north:
Design BobTop, start of the top module:
module BobTop (
	clock,
	reset,
	rx,
	runway_override,
	emergency_override,
	tx,
	framing_error,
	runway_active,
	emergency,
	receiving,
	sending
);
	input wire clock;
	input wire reset;
	input wire rx;
	input wire [1:0] runway_override;
	input wire emergency_override;
	output wire tx;
	output wire framing_error;
	output wire [1:0] runway_active;
	output wire emergency;
	output wire receiving;
	output wire sending;
	wire [7:0] uart_rx_data;
	wire [7:0] uart_tx_data;
	wire uart_rx_valid;
	wire uart_tx_ready;
	wire uart_tx_send;
	UartRX #(
		.CLK_HZ(25000000),
		.BAUD_RATE(115200)
	) receiver(
		.clock(clock),
		.reset(reset),
		.rx(rx),
		.data(uart_rx_data),
		.done(uart_rx_valid),
		.framing_error(framing_error),
		.receiving(receiving)
	);
	UartTX #(
		.CLK_HZ(25000000),
		.BAUD_RATE(115200)
	) transmitter(
		.clock(clock),
		.reset(reset),
		.send(uart_tx_send),
		.data(uart_tx_data),
		.tx(tx),
		.ready(uart_tx_ready),
		.sending(sending)
	);
	reg [1:0] ro_temp;
	reg [1:0] ro_sync;
	reg eo_temp;
	reg eo_sync;
	always @(posedge clock) begin
		ro_temp <= runway_override;
		eo_temp <= emergency_override;
		ro_sync <= ro_temp;
		eo_sync <= eo_temp;
	end
	Bob bobby(
		.clock(clock),
		.reset(reset),
		.uart_rx_data(uart_rx_data),
		.uart_rx_valid(uart_rx_valid),
		.uart_tx_data(uart_tx_data),
		.uart_tx_ready(uart_tx_ready),
		.uart_tx_send(uart_tx_send),
  ...
For scale: about 1,900 cells after synthesis, ~300 flip-flops, about 15,000 um2 of cells after synthesis.
export LEC_CHECK = 0
export ABC_AREA = 1
export CAP_MARGIN = 5
export CELL_PAD_IN_SITES_DETAIL_PLACEMENT = 0
export CELL_PAD_IN_SITES_GLOBAL_PLACEMENT = 0
export CORE_MARGIN = 2
export CORE_UTILIZATION = 72
export CTS_CLUSTER_DIAMETER = 166
export CTS_CLUSTER_SIZE = 15
export GPL_TIMING_DRIVEN = 1
export MAX_ROUTING_LAYER = met4
export PLACE_DENSITY = 0.78
export SLEW_MARGIN = 20
create_clock -name core_clock -period 9.82 [get_ports {clock}]
run.sh (not shown) runs the stock make flow with config.mk's settings and CLKGATE_MAP_FILE=.
[inputs] south vs north
- MAX_ROUTING_LAYER removed (was met4)
- CELL_PAD_IN_SITES_DETAIL_PLACEMENT removed (was 0)
- SETUP_SLACK_MARGIN newly set to 2.89
- GPL_TIMING_DRIVEN removed (was 1)
- PLACE_DENSITY_LB_ADDON newly set to 0.15
- CELL_PAD_IN_SITES_GLOBAL_PLACEMENT removed (was 0)
- CTS_CLUSTER_DIAMETER removed (was 166)
- CAP_MARGIN changed from 5 to 0
- CTS_CLUSTER_SIZE changed from 15 to 14
- PLACE_DENSITY removed (was 0.78)
==> comparison <==
- The worst reg-to-reg path cell count in south was lower than what north gave.
- In terms of arrival time of data at the critical path endpoint, north and south differ only marginally.
- Looking at south and north, the non-clock buffering overhead in the final layout is a wash.
- Re initial antenna violation count: no difference whatsoever between north and south.
- Between south and north, register fraction of the total cell area is lower for south, north comes in above that.
- Via count is higher on south
- north → south: worst slack on hold paths decreased 30 ps; final critical delay including setup and external delays now sits lower; via density per instance now larger; worst setup slack saw an increase.
> inputs changed (south -> east)
- CTS_CLUSTER_DIAMETER: unset -> 263
- CTS_CLUSTER_SIZE: 14 -> unset
- PLACE_DENSITY_LB_ADDON: 0.15 -> 0.01
- SETUP_SLACK_MARGIN: 2.89 -> 2.84
### Flow results
east vs. south: combinational share of power went up by 0.4 points.
Data arrival at the endpoint of the critical path, south and east: higher on east
Between south and east, met2 track demand over resource in global routing increased.
NOTE: detailed placement HPWL in east exceeds that of south
NOTE: maximum clock frequency in east falls short of that of south
Comparing south and east, the higher final total power was measured on south.
The following lists how west was set up differently from east:
- CTS_CLUSTER_DIAMETER removed (was 263)
- SETUP_SLACK_MARGIN changed from 2.84 to 2.67
- PLACE_DENSITY_LB_ADDON changed from 0.01 to 0.15
- CTS_CLUSTER_SIZE newly set to 14
Notes after the runs:
east → west: number of nets in the layout shows no meaningful change, relative contribution of the clock network to total power shows an increase of 1.9 points.
west ends up with a synthesis-to-layout area growth that is 0.56 points higher than in east.
east has a lower post-route cell area than west.
[compare] base=east new=west: total power after layout shows an increase of 3.2%, via count now larger, clock-buffer cell count went down.
Inputs modified between west and middle:
- a change of PLACE_DENSITY_LB_ADDON from 0.15 to 0.12
- a change of SETUP_SLACK_MARGIN from 2.67 to 2.86
==> comparison <==
met1 demand-to-capacity share in global routing was lower in middle than in west. middle gives less share of the core filled with cells in the final layout than west did. Comparing middle with west, the standard cell area after detailed placement came out essentially unchanged. Cell area after layout of middle falls short of that of west slightly. Diff west -> middle | post-detailed-routing wire length | down slightly. First-pass GRT wire length on middle is ahead of west. Measured slew at the worst slew-check pin ends up lower on middle. In terms of total routing resource utilization after global routing, west and middle differ only marginally. The run showing the greater power is west. Sort west and middle by proportion of power drawn by flip-flops and latches, ascending, and west comes first.

---

## build 49
Starting RTL as in the previous note.
Settings: LEC_CHECK=0, ABC_AREA=1, CAP_MARGIN=40, CELL_PAD_IN_SITES_DETAIL_PLACEMENT=0, CELL_PAD_IN_SITES_GLOBAL_PLACEMENT=0, CORE_MARGIN=2, CORE_UTILIZATION=72, CTS_CLUSTER_DIAMETER=166, CTS_CLUSTER_SIZE=15, GPL_TIMING_DRIVEN=1, MAX_ROUTING_LAYER=met5, PLACE_DENSITY=0.78, SLEW_MARGIN=40; clock period 9.82 ns.
Build 49: flow completed, timing, DRC and antenna clean
[inputs] build 30 vs build 49
# build 49
export LEC_CHECK = 0
export ABC_AREA = 1
export CAP_MARGIN = 40
export CELL_PAD_IN_SITES_DETAIL_PLACEMENT = 0
export CELL_PAD_IN_SITES_GLOBAL_PLACEMENT = 0
export CORE_MARGIN = 2
export CORE_UTILIZATION = 72
export CTS_CLUSTER_DIAMETER = 166
export CTS_CLUSTER_SIZE = 15
export GPL_TIMING_DRIVEN = 1
export MAX_ROUTING_LAYER = met5
export PLACE_DENSITY = 0.78
export SLEW_MARGIN = 40
create_clock -name core_clock -period 9.82 [get_ports {clock}]
# build 30
export LEC_CHECK = 0
export ABC_AREA = 1
export CAP_MARGIN = 20
export CORE_MARGIN = 2
export CORE_UTILIZATION = 72
export CTS_CLUSTER_SIZE = 14
export PLACE_DENSITY_LB_ADDON = 0.1
export SETUP_SLACK_MARGIN = 2.67
export SLEW_MARGIN = 20
create_clock -name core_clock -period 9.82 [get_ports {clock}]
## What came out
- According to the power report, total power for build 30 is higher than for build 49.
- Higher number of iterations in the first detailed-routing pass was reported by build 30, not build 49.
- Build 30 -> build 49: post-synthesis async set-or-reset flop share delta 0, exact match
- Of build 30 and build 49, the run reporting the lower later-pin clock latency in the skew report was build 49.
- Final cell count up 15 in build 30 wrt build 49
#### Input delta (build 25 over build 30)
# build 30
export LEC_CHECK = 0
export ABC_AREA = 1
export CAP_MARGIN = 20
export CORE_MARGIN = 2
export CORE_UTILIZATION = 72
export CTS_CLUSTER_SIZE = 14
export PLACE_DENSITY_LB_ADDON = 0.1
export SETUP_SLACK_MARGIN = 2.67
export SLEW_MARGIN = 20
create_clock -name core_clock -period 9.82 [get_ports {clock}]
# build 25
export LEC_CHECK = 0
export ABC_AREA = 1
export CAP_MARGIN = 40
export CORE_MARGIN = 2
export CORE_UTILIZATION = 72
export CTS_CLUSTER_DIAMETER = 205
export CTS_CLUSTER_SIZE = 14
export PLACE_DENSITY_LB_ADDON = 0.14
export SETUP_SLACK_MARGIN = 2.8
export SLEW_MARGIN = 20
create_clock -name core_clock -period 9.82 [get_ports {clock}]
Findings:
As of build 25, met2 wire length had fallen by a little under 10% compared to build 30.
Relative to build 30, number of buffers inserted during clock tree synthesis decreased by 5 in build 25.
Against build 30, build 25 comes in 3 higher on detailed-routing iteration count for the pre-antenna-repair pass.
The lower first-iteration DRC count of build 30 and build 25 is in build 25.
The non-clock buffer count of build 25 exceeds that of build 30 by about 4.5%.
Combinational cell fraction of total power: build 30 and build 25 compared, lower one is build 30
The standard cells in build 25 occupy less silicon area than those in build 30 do.
The setup slack of build 25 is higher than that of build 30.
Build 30 has lower worst setup slack after placement than build 25.
Power and IR drop assume default switching activity.
